==> flow/design.v <==
module mult32x32_fsm (
    input logic clk,               
    input logic reset,             
    input logic start,             
    output logic busy,             
    output logic [1:0] a_sel,      
    output logic b_sel,            
    output logic [2:0] shift_sel,  
    output logic upd_prod,         
    output logic clr_prod          
);
	typedef enum { idle, handle1, handle2, handle3, handle4, handle5, handle6, handle7, handle8} sm_type;
	sm_type current_state;
	sm_type next_state;
	always_ff @(posedge clk, posedge reset) begin
		if (reset== 1'b1) begin
			current_state <=idle;
		end
		else begin
			current_state <= next_state;
		end
	end
	always_comb begin
		next_state= current_state;
		busy=1'b1;
		upd_prod= 1'b1;
		clr_prod= 1'b0;
		a_sel= 2'b0;
		b_sel= 1'b0;
		shift_sel= 3'b0;
		case(current_state)
			idle: begin
				if(start== 1'b0) begin
					next_state=idle;
					busy=1'b0;
					upd_prod=1'b0;
				end
				else begin
					next_state=handle1;
					busy=1'b0;
					upd_prod=1'b0;
					clr_prod=1'b1;
				end
			end
			handle1: begin
				next_state= handle2;
				a_sel=2'b0;
				b_sel=1'b0;
				shift_sel=3'b0;
			end
			handle2: begin
				next_state= handle3;
				a_sel=2'b01;
				b_sel=1'b0;
				shift_sel=3'b001;
			end
			handle3: begin
				next_state= handle4;
				a_sel=2'b10;
				b_sel=1'b0;
				shift_sel=3'b010;
			end
			handle4: begin
				next_state= handle5;
				a_sel=2'b11;
				b_sel=1'b0;
				shift_sel=3'b011;
			end
			handle5: begin
				next_state= handle6;
				a_sel=2'b0;
				b_sel=1'b1;
				shift_sel=3'b010;
			end
			handle6: begin
				next_state= handle7;
				a_sel=2'b01;
				b_sel=1'b1;
				shift_sel=3'b011;
			end
			handle7: begin
				next_state= handle8;
				a_sel=2'b10;
				b_sel=1'b1;
				shift_sel=3'b100;
			end
			handle8: begin
				next_state= idle;
				a_sel=2'b11;
				b_sel=1'b1;
				shift_sel=3'b101;
			end
		endcase
	end
endmodule
module mult32x32_arith (
    input logic clk,              
    input logic reset,            
    input logic [31:0] a,         
    input logic [31:0] b,         
    input logic [1:0] a_sel,      
    input logic b_sel,            
    input logic [2:0] shift_sel,  
    input logic upd_prod,         
    input logic clr_prod,         
    output logic [63:0] product   
);
logic [15:0] out16;
logic [7:0] out8;
always_comb begin
	case(a_sel)
		2'b00: out8 = a[7:0];
		2'b01: out8 = a[15:8];
		2'b10: out8 = a[23:16];
		2'b11: out8 = a[31:24];
	endcase
end
always_comb begin
	case(b_sel)
		1'b0: out16 = b[15:0];
		1'b1: out16 = b[31:16];
	endcase
end
logic [23:0] mult;
always_comb begin
	mult = out16 * out8;
end
logic [63:0] shifted;
always_comb begin
	shifted = 64'b0;
	case(shift_sel)
		3'b000: shifted = mult;
		3'b001: shifted = mult << 8; 
		3'b010: shifted = mult << 16;
		3'b011: shifted = mult << 24;
		3'b100: shifted = mult << 32;
		3'b101: shifted = mult << 40;
	endcase
end
always_ff @(posedge clk, posedge reset) begin
	if(reset == 1'b1) begin 
		product <= 64'b0;
	end
	else begin
		if(clr_prod == 1'b1) begin
			product <= 64'b0;
		end
		else if (upd_prod == 1'b1) begin
			product <= product + shifted;
		end
	end
end
endmodule
module mult32x32 (
    input logic clk,             
    input logic reset,           
    input logic start,           
    input logic [31:0] a,        
    input logic [31:0] b,        
    output logic busy,           
    output logic [63:0] product  
);
logic [1:0] a_sel;
logic b_sel;
logic [2:0] shift_sel;
logic upd_prod;
logic clr_prod;
mult32x32_fsm fsm(
	.clk(clk),
	.reset(reset),
	.start(start),
	.busy(busy),
	.a_sel(a_sel),
	.b_sel(b_sel),
	.shift_sel(shift_sel),
	.upd_prod(upd_prod),
	.clr_prod(clr_prod)
);
mult32x32_arith arith(
	.clk(clk),
	.reset(reset),
	.a(a),
	.b(b),
	.a_sel(a_sel),
	.b_sel(b_sel),
	.shift_sel(shift_sel),
	.upd_prod(upd_prod),
	.clr_prod(clr_prod),
	.product(product)
);
endmodule
==> flow/config.mk <==
export PLATFORM = sky130hd
export DESIGN_NAME = mult32x32
export DESIGN_NICKNAME = mult32x32
export VERILOG_FILES = /design/flow/design.v
export SDC_FILE = /design/flow/constraint.sdc
export NUM_CORES = 4
export LEC_CHECK = 0
export ABC_AREA = 1
export CAP_MARGIN = 25
export CORE_ASPECT_RATIO = 1.08
export CORE_MARGIN = 7
export CORE_UTILIZATION = 44
export CTS_CLUSTER_DIAMETER = 206
export CTS_CLUSTER_SIZE = 99
export GPL_TIMING_DRIVEN = 0
export PLACE_DENSITY_LB_ADDON = 0.06
export SETUP_SLACK_MARGIN = -0.52
export SLEW_MARGIN = 20
export TNS_END_PERCENT = 5
==> flow/constraint.sdc <==
create_clock -name core_clock -period 6.76 [get_ports {clk}]
set_input_delay 1.3520 -clock core_clock [delete_from_list [all_inputs] [get_ports {clk}]]
set_output_delay 1.3520 -clock core_clock [all_outputs]
set_load 0.01 [all_outputs]
run.sh (not shown) runs the stock make flow with config.mk's settings and CLKGATE_MAP_FILE=.
The starting point finished with negative setup slack left.
Next try:
CAP_MARGIN = 0   (was 25)
CORE_MARGIN = 2   (was 7)
CORE_UTILIZATION = 55   (was 44)
PLACE_DENSITY = 0.74   (was unset)
PLACE_DENSITY_LB_ADDON = unset   (was 0.06)
SETUP_SLACK_MARGIN = -0.67   (was -0.52)
The changed run finished but failed the layout checks on negative setup slack.
Critical path depth is lower by 3.
Non-clock buffer count came out lower by 4.
Sequential share of layout area hardly moves.
Cell area barely changes.
Maximum frequency falls by 8.6%.
Cell count came out lower by 2.4%.

---

## job 101
RTL: the design.v shown in full above, as it stands there.
clock: 6.76 ns
lec_check: 0
abc_area: 0
cap_margin: 15
core_aspect_ratio: 0.87
core_margin: 2
core_utilization: 72
cts_cluster_diameter: 290
cts_cluster_size: 46
gpl_timing_driven: 1
setup_slack_margin: 1.37
slew_margin: 20
tns_end_percent: 70
Status: job 101 FAILED at detailed placement (tool error)
Changes in job 102 relative to job 101:
- clearing CORE_ASPECT_RATIO, which used to be 0.87
- clearing SETUP_SLACK_MARGIN, which used to be 1.37
- clearing CTS_CLUSTER_DIAMETER, which used to be 290
- clearing ABC_AREA, which used to be 0
- clearing TNS_END_PERCENT, which used to be 70
- clearing CTS_CLUSTER_SIZE, which used to be 46
- clearing GPL_TIMING_DRIVEN, which used to be 1
- swapping 15 for 20 in CAP_MARGIN
- swapping 72 for 62 in CORE_UTILIZATION
- swapping 6.76 for 5.3 in the clock period (ns, I/O delays scaled along)
Findings:
Job 102 never completed; the flow aborted with a tool error in clock tree synthesis.
Summary — floorplan core area, job 102 relative to job 101: higher, by about 15%.
Against job 101 as the reference, job 102 delivers a higher die extent in y.
Job 102 against job 101: fraction of the core area occupied by cells at floorplan moved down, area of the die rose by 0.0027 mm2.

---

## build 55
RTL: the design.v shown in full above, as it stands there.
Settings: LEC_CHECK=0, ABC_AREA=0, CAP_MARGIN=25, CELL_PAD_IN_SITES_GLOBAL_PLACEMENT=1, CORE_ASPECT_RATIO=1.08, CORE_MARGIN=2, CORE_UTILIZATION=48, CTS_CLUSTER_DIAMETER=280, CTS_CLUSTER_SIZE=27, GPL_TIMING_DRIVEN=1, MAX_ROUTING_LAYER=met4, PLACE_DENSITY=0.74, SLEW_MARGIN=20, TNS_END_PERCENT=15; clock period 6.76 ns.
Every stage of build 55 finished as expected; the final checks, on the other hand, flagged negative setup slack, which means the layout fails.
What build 65 does differently from build 55 at the input level:
- CORE_ASPECT_RATIO: 1.08 -> 1.13
- CTS_CLUSTER_SIZE: 27 -> 15
- CAP_MARGIN: 25 -> 35
- CORE_MARGIN: 2 -> 9
- SLEW_MARGIN: 20 -> 30
- the clock period (ns, I/O delays scaled along): 6.76 -> 6.16
==> comparison <==
Build 65 ran in full, but the layout does not pass; the checks complain about negative setup slack. Build 65 vs build 55 — post-detailed-placement half-perimeter wirelength climbed by a few percent. Minimum clock period in build 65 is 0.22 ns lower than in build 55. Against build 55 as the reference, build 65 delivers a higher initial cell density of the core.
Input-level comparison between build 98 and build 65:
- clearing CORE_ASPECT_RATIO, which used to be 1.13
- swapping 48 for 40 in CORE_UTILIZATION
- swapping 30 for 20 in SLEW_MARGIN
- clearing CELL_PAD_IN_SITES_GLOBAL_PLACEMENT, which used to be 1
- swapping 35 for 20 in CAP_MARGIN
- clearing ABC_AREA, which used to be 0
- clearing CTS_CLUSTER_DIAMETER, which used to be 280
- clearing CTS_CLUSTER_SIZE, which used to be 15
- clearing GPL_TIMING_DRIVEN, which used to be 1
- clearing MAX_ROUTING_LAYER, which used to be met4
- clearing TNS_END_PERCENT, which used to be 15
- clearing PLACE_DENSITY, which used to be 0.74
- swapping 9 for 2 in CORE_MARGIN
- swapping 6.16 for 11.0 in the clock period (ns, I/O delays scaled along)
- Build 98 ended with every stage complete and zero timing, DRC or antenna violations.
- Build 65 → build 98: final clock period utilization by the worst path now sits lower, combinational share of cell area grew by 8.2 points, final non-filler cell total went down by 319.
- Relative area of non-clock buffer cells in the final design: build 98 vs build 65 down 14 points
- The run with more routed wire is build 65, not build 98.
- Of build 98 and build 65, build 65 shows the higher vertical die dimension, with build 98 below it.
- NOTE cell count after placement build 65->build 98 decreased by more than 10%
- Summary of build 98 over build 65: routing usage on met1 fell 0.28 points; clock-pin slew of the registers on the worst-case setup and hold paths barely changed.

---

// mult32x32: RTL as listed in full above, without the edits since
==> flow/config.mk <==
export PLATFORM = sky130hd
export DESIGN_NAME = mult32x32
export DESIGN_NICKNAME = mult32x32
export VERILOG_FILES = /design/flow/design.v
export SDC_FILE = /design/flow/constraint.sdc
export NUM_CORES = 4
export LEC_CHECK = 0
export CAP_MARGIN = 20
export CORE_MARGIN = 2
export CORE_UTILIZATION = 36
export SLEW_MARGIN = 20
==> flow/constraint.sdc <==
create_clock -name core_clock -period 11.0 [get_ports {clk}]
set_input_delay 2.2000 -clock core_clock [delete_from_list [all_inputs] [get_ports {clk}]]
set_output_delay 2.2000 -clock core_clock [all_outputs]
set_load 0.01 [all_outputs]
Then changed:
Settings changed: ABC_AREA set to 1, CORE_UTILIZATION 36 to 72.
Clock period 11.0 ns to 4.7 ns, I/O delays scaled along.
This time the run stopped in detailed placement (3_5_place_dp).
Die area came out lower by well over a third.
Area after synthesis came out higher by roughly a tenth.
Synthesized cell count came out higher by a quarter to a third.
Then changed:
Settings changed: CTS_CLUSTER_DIAMETER set to 370, SETUP_SLACK_MARGIN set to 1.3.
Clock period 4.7 ns to 7.32 ns, I/O delays scaled along.
After rerunning: The changed run aborted during detailed placement (3_5_place_dp); synthesized cell count is unchanged; die size does not change; synthesized area is unchanged.
Then changed:
Settings changed: ABC_AREA 1 to unset, CORE_UTILIZATION 72 to 40, CTS_CLUSTER_DIAMETER 370 to unset, SETUP_SLACK_MARGIN 1.3 to unset.
Clock period 7.32 ns to 12.0 ns, I/O delays scaled along.
With this change the flow finished clean.
Die size came out higher by well over a third.
Area after synthesis is lower by roughly a tenth.
Synthesized cell count shrinks by a quarter to a third.
Then changed:
Settings changed: ABC_AREA set to 1, CAP_MARGIN 20 to 40, CELL_PAD_IN_SITES_GLOBAL_PLACEMENT set to 1, CORE_ASPECT_RATIO set to 1.01, CORE_UTILIZATION 40 to 19, GPL_ROUTABILITY_DRIVEN set to 0, GPL_TIMING_DRIVEN set to 0, HOLD_SLACK_MARGIN set to 0.08, MIN_ROUTING_LAYER set to met1, PLACE_DENSITY_LB_ADDON set to 0.19, TNS_END_PERCENT set to 70.
- The new run produced a clean layout
- via count is higher by about a fifth
- flip-flop count is unchanged
- wire length is higher by well over a third
- utilization is lower by 24 points
- synthesized area is higher by roughly a tenth
- worst setup slack gets better by 0.75 ns
- synthesized cell count is higher by a quarter to a third
- sequential share of layout area is lower by 1.8 points
Then changed:
Settings changed: ABC_AREA 1 to unset, CAP_MARGIN 40 to 20, CELL_PAD_IN_SITES_GLOBAL_PLACEMENT 1 to unset, CORE_ASPECT_RATIO 1.01 to unset, CORE_MARGIN 2 to 10, CORE_UTILIZATION 19 to 40, GPL_ROUTABILITY_DRIVEN 0 to unset, GPL_TIMING_DRIVEN 0 to unset, MIN_ROUTING_LAYER met1 to unset, PLACE_DENSITY_LB_ADDON 0.19 to unset, TNS_END_PERCENT 70 to unset.
Effect: The new run finished with timing, DRC and antenna clean. Non-clock buffer count went down by 12. Final cell count went down by 35%. Wire length went down by about 35%.

---

## build 56
// mult32x32: RTL as listed in full above, without the edits since
Settings: LEC_CHECK=0, CAP_MARGIN=15, CORE_MARGIN=2, CORE_UTILIZATION=69, CTS_CLUSTER_DIAMETER=385, CTS_CLUSTER_SIZE=96, PLACE_DENSITY=0.4, SETUP_SLACK_MARGIN=0.72, SLEW_MARGIN=20; clock period 10.4 ns.
Build 56 did not finish; the tool stopped in global routing with error GRT-0232.
[inputs] build 42 vs build 56
==> flow/config.mk <==
export PLATFORM = sky130hd
export DESIGN_NAME = mult32x32
export DESIGN_NICKNAME = mult32x32
export VERILOG_FILES = /design/flow/design.v
export SDC_FILE = /design/flow/constraint.sdc
export NUM_CORES = 4
export LEC_CHECK = 0
export ABC_AREA = 1
export CAP_MARGIN = 20
export CORE_MARGIN = 2
export CORE_UTILIZATION = 69
export CTS_CLUSTER_DIAMETER = 393
export PLACE_DENSITY = 0.41
export SLEW_MARGIN = 20
==> flow/constraint.sdc <==
create_clock -name core_clock -period 4.48 [get_ports {clk}]
set_input_delay 0.8960 -clock core_clock [delete_from_list [all_inputs] [get_ports {clk}]]
set_output_delay 0.8960 -clock core_clock [all_outputs]
set_load 0.01 [all_outputs]
==> comparison <==
Synthesized-area fraction occupied by xor and xnor cells: build 42 vs build 56 down 2.9 points
Build 42 failed in clock tree synthesis with DPL-0038.
Comparing build 42 against build 56, there is no change at all in share of flip-flops with an asynchronous set or reset.
[compare] base=build 56 new=build 42: area of the mapped netlist up about 12%; synthesized chip area reported by yosys up about 12%.
Placed instance area of build 42 exceeds that of build 56 by more than a quarter.
Build 56 → build 42: cell row count shows an increase of 2; die area increased by 11% relative to the old numbers.
[inputs] build 23 vs build 42
==> flow/config.mk <==
export PLATFORM = sky130hd
export DESIGN_NAME = mult32x32
export DESIGN_NICKNAME = mult32x32
export VERILOG_FILES = /design/flow/design.v
export SDC_FILE = /design/flow/constraint.sdc
export NUM_CORES = 4
export LEC_CHECK = 0
export CAP_MARGIN = 20
export CORE_MARGIN = 2
export CORE_UTILIZATION = 54
export SLEW_MARGIN = 20
==> flow/constraint.sdc <==
create_clock -name core_clock -period 6.16 [get_ports {clk}]
set_input_delay 1.2320 -clock core_clock [delete_from_list [all_inputs] [get_ports {clk}]]
set_output_delay 1.2320 -clock core_clock [all_outputs]
set_load 0.01 [all_outputs]
- Among build 42 and build 23, the run that stopped before the end is build 42, and it is the only one.
- Build 42 did not run to completion, as it errored out during clock tree synthesis.
- For gate count after technology mapping, dividing the value from build 42 by the value from build 23 gives 1.4.
- Between build 42 and build 23, chip area in the Yosys report decreased.
- On placed standard-cell area, the lower figure sits with build 23, not build 42.
- Taking build 42 as the reference, in build 23 area of the die picked up an extra 2800 um^2, placed cell count decreased 463, number of cells in Yosys stat decreased by 529 relative to the old numbers.
- The lower register share after synthesis came out of build 42.
- Cell area after technology mapping: higher on build 42
- In build 23, the number of distinct library cells after synthesis came out 21 above the value in build 42.
Modified inputs, build 49 compared to build 23
diff --git a/flow/config.mk b/flow/config.mk
--- a/flow/config.mk
+++ b/flow/config.mk
@@ -8,4 +8,5 @@
 export CAP_MARGIN = 20
 export CORE_MARGIN = 2
-export CORE_UTILIZATION = 54
+export CORE_UTILIZATION = 58
 export SLEW_MARGIN = 20
+export TNS_END_PERCENT = 5
==> flow/constraint.sdc <==
create_clock -name core_clock -period 8.7 [get_ports {clk}]
set_input_delay 1.7400 -clock core_clock [delete_from_list [all_inputs] [get_ports {clk}]]
set_output_delay 1.7400 -clock core_clock [all_outputs]
set_load 0.01 [all_outputs]
Results
Build 49 did not make it past global routing, where a tool error ended it. Cell total after placement, build 49 and build 23: higher on build 23. Core utilization at floorplan was lower in build 23 than in build 49. Simple-gate area share of the yosys netlist came out exactly the same in build 49 and build 23. Die outline width of build 49 falls short of that of build 23 by a few percent. Die footprint | build 49 below build 23. Against build 23 as the reference, build 49 delivers a lower floorplan core area.
